Setup of wip/indigo:
// ahb_slave
module ahb_slave (
    input  wire        HCLK,         
    input  wire        HRESETn,      
    input  wire [31:0] HADDR,        
    input  wire        HWRITE,       
    input  wire [2:0]  HSIZE,        
    input  wire [2:0]  HBURST,       
    input  wire [3:0]  HPROT,        
    input  wire [1:0]  HTRANS,       
    input  wire        HMASTLOCK,    
    input  wire        HSEL,         
    input  wire [31:0] HWDATA,       
    output wire [31:0] HRDATA,       
    output wire        HREADY,       
    output wire        HRESP,        
    input  wire [3:0]  HWSTRB,       
    output wire [31:0] tdr_o,        
    output wire [31:0] lcr_o,        
    output wire [31:0] ocr_o,        
    output wire [31:0] fcr_o,        
    output wire [31:0] ier_o,        
    output wire [31:0] hcr_o,        
    input  wire [31:0] rdr_i,        
    input  wire [31:0] lsr_i,        
    input  wire [31:0] iir_i         
);
Size: about 240 flip-flops, roughly 410 I/O pins, roughly 12,000 sq um of cells after synthesis.
Settings: LEC_CHECK=0, ABC_AREA=1, CAP_MARGIN=20, CORE_MARGIN=2, CORE_UTILIZATION=72, CTS_CLUSTER_SIZE=53, PLACE_DENSITY_LB_ADDON=0.27, SLEW_MARGIN=10; clock period 3.12 ns.
run.sh (not shown) runs the stock make flow with config.mk's settings and CLKGATE_MAP_FILE=.
Seen in the log of wip/indigo: FLW-0024 during 3_3_place_gp, after which the run never completed.
Relative to wip/indigo, the following input files were edited for wip/willow:
Settings: SLEW_MARGIN: 10 -> 20; CTS_CLUSTER_SIZE: 53 -> unset; CORE_UTILIZATION: 72 -> 58; PLACE_DENSITY_LB_ADDON: 0.27 -> unset; ABC_AREA: 1 -> unset; the clock period (ns, I/O delays scaled along): 3.12 -> 4.88.
## What came out
Status(wip/indigo) = ERROR, stage = 3_3_place_gp. wip/willow: done, clean on timing, DRC and antenna. Relative to wip/indigo, the height of the die measured on wip/willow has increased by more than 10%. Die width, wip/indigo and wip/willow: smaller value in wip/indigo. [diff] synthesized area, wip/willow relative to wip/indigo: regression.
--- input diff wip/willow..wip/yarrow ---
Settings: changing CORE_UTILIZATION from 58 to 40.
--- outcome ---
wip/yarrow vs wip/willow: cell depth of the worst flop-to-flop path down in wip/yarrow. The setup slack of wip/yarrow is smaller than that of wip/willow. Diff wip/willow -> wip/yarrow: cell-internal power moved up; area of the chip picked up an extra about 44%; share of the core filled by cells before placement lower; total instance count after detailed placement now larger. Diff wip/willow -> wip/yarrow | time the worst path needs with I/O delays and setup | increase of 0.014 ns. wip/yarrow contains fewer vias than wip/willow. For the final wirelength, wip/yarrow came in about 8% higher than wip/willow did. Measured against wip/willow, the largest net degree at the start of global routing of wip/yarrow comes out at 1.4 times the reference value.
Input-level comparison between wip/lagoon and wip/yarrow:
Settings: CORE_UTILIZATION changed from 40 to 58; SETUP_SLACK_MARGIN newly set to -0.15; CTS_CLUSTER_SIZE newly set to 15; the clock period (ns, I/O delays scaled along) changed from 4.88 to 3.2.
==> comparison <==
wip/lagoon had finished all stages when the layout checks came back failing, citing setup timing. Buffer share of cell area: wip/lagoon > wip/yarrow. Looking at logic depth of the worst register-to-register path, wip/lagoon sits above wip/yarrow. Wire length came out lower on wip/lagoon than on wip/yarrow. Via count in wip/lagoon is 9.0% higher than in wip/yarrow.

ahb_slave again, from the RTL that the note above started with.
Design ahb_slave, start of the top module:
module ahb_slave (
    input  wire        HCLK,         
    input  wire        HRESETn,      
    input  wire [31:0] HADDR,        
    input  wire        HWRITE,       
    input  wire [2:0]  HSIZE,        
    input  wire [2:0]  HBURST,       
    input  wire [3:0]  HPROT,        
    input  wire [1:0]  HTRANS,       
    input  wire        HMASTLOCK,    
    input  wire        HSEL,         
    input  wire [31:0] HWDATA,       
    output wire [31:0] HRDATA,       
    output wire        HREADY,       
    output wire        HRESP,        
    input  wire [3:0]  HWSTRB,       
    output wire [31:0] tdr_o,        
    output wire [31:0] lcr_o,        
    output wire [31:0] ocr_o,        
    output wire [31:0] fcr_o,        
    output wire [31:0] ier_o,        
    output wire [31:0] hcr_o,        
    input  wire [31:0] rdr_i,        
    input  wire [31:0] lsr_i,        
    input  wire [31:0] iir_i         
);
    logic        write_read;      
    logic        error_flag;      
    logic        transfer_valid;  
    logic [31:0] addr;            
    logic [2:0]  size;            
    logic [2:0]  burst;           
    logic [3:0]  prot;            
    logic        mastlock;        
    logic [3:0]  strb;            
    logic [31:0] write_data;      
    logic [31:0] read_data;       
    ahb_slave_controller u_controller (
        .HCLK(HCLK),
        .HRESETn(HRESETn),
        .HWRITE(HWRITE),
        .HTRANS(HTRANS),
        .HSEL(HSEL),
        .HADDR(HADDR),
        .HSIZE(HSIZE),
        .HBURST(HBURST),
        .HPROT(HPROT),
        .HMASTLOCK(HMASTLOCK),
        .HWSTRB(HWSTRB),
        .HWDATA(HWDATA),
        .HREADY(HREADY),
        .HRESP(HRESP),
        .HRDATA(HRDATA),
        .addr(addr),
  ...
make LEC_CHECK=0 ABC_AREA=1 CAP_MARGIN=20 CORE_MARGIN=2 CORE_UTILIZATION=72 CTS_CLUSTER_DIAMETER=347 CTS_CLUSTER_SIZE=93 HOLD_SLACK_MARGIN=-0.04 SLEW_MARGIN=20 TNS_END_PERCENT=10 finish   # period 3.48 ns
The baseline did not get past global placement (GPL-0301).
Edit:
==> flow/config.mk (replaced) <==
export PLATFORM = sky130hd
export DESIGN_NAME = ahb_slave
export DESIGN_NICKNAME = ahb_slave
export VERILOG_FILES = /design/flow/design.v
export SDC_FILE = /design/flow/constraint.sdc
export NUM_CORES = 4
export LEC_CHECK = 0
export CAP_MARGIN = 20
export CORE_MARGIN = 2
export CORE_UTILIZATION = 70
export CTS_CLUSTER_SIZE = 59
export SLEW_MARGIN = 20
==> flow/constraint.sdc (replaced) <==
create_clock -name core_clock -period 3.11 [get_ports {HCLK}]
set_input_delay 0.6220 -clock core_clock [delete_from_list [all_inputs] [get_ports {HCLK}]]
set_output_delay 0.6220 -clock core_clock [all_outputs]
set_load 0.01 [all_outputs]
Outcome: The new run ended with an error in detailed placement with DPL-0038. Synthesized cell count went down by about 36%. Die area went up by 7.8%. Area after synthesis went up by about 5%.
Edit:
--- a/flow/config.mk
+++ b/flow/config.mk
@@ -10,3 +10,5 @@
 export CORE_UTILIZATION = 70
-export CTS_CLUSTER_SIZE = 59
+export CTS_CLUSTER_DIAMETER = 360
+export CTS_CLUSTER_SIZE = 37
+export SETUP_SLACK_MARGIN = 0.56
 export SLEW_MARGIN = 20
==> flow/constraint.sdc (replaced) <==
create_clock -name core_clock -period 2.15 [get_ports {HCLK}]
set_input_delay 0.4300 -clock core_clock [delete_from_list [all_inputs] [get_ports {HCLK}]]
set_output_delay 0.4300 -clock core_clock [all_outputs]
set_load 0.01 [all_outputs]
The new run stopped in detailed placement.
Die area stays the same.
Synthesized cell count stays the same.
Area after synthesis stays the same.
Edit:
--- a/flow/config.mk
+++ b/flow/config.mk
@@ -9,6 +9,6 @@
 export CORE_MARGIN = 2
-export CORE_UTILIZATION = 70
-export CTS_CLUSTER_DIAMETER = 360
-export CTS_CLUSTER_SIZE = 37
-export SETUP_SLACK_MARGIN = 0.56
+export CORE_UTILIZATION = 58
+export CTS_CLUSTER_SIZE = 15
+export HOLD_SLACK_MARGIN = -0.06
 export SLEW_MARGIN = 20
+export TNS_END_PERCENT = 5
==> flow/constraint.sdc (replaced) <==
create_clock -name core_clock -period 3.4 [get_ports {HCLK}]
set_input_delay 0.6800 -clock core_clock [delete_from_list [all_inputs] [get_ports {HCLK}]]
set_output_delay 0.6800 -clock core_clock [all_outputs]
set_load 0.01 [all_outputs]
Result: This time the run ran to the end with violations: setup timing; area after synthesis stays the same; synthesized cell count is unchanged; die area went up by 20%.
Power and IR drop assume default switching activity.
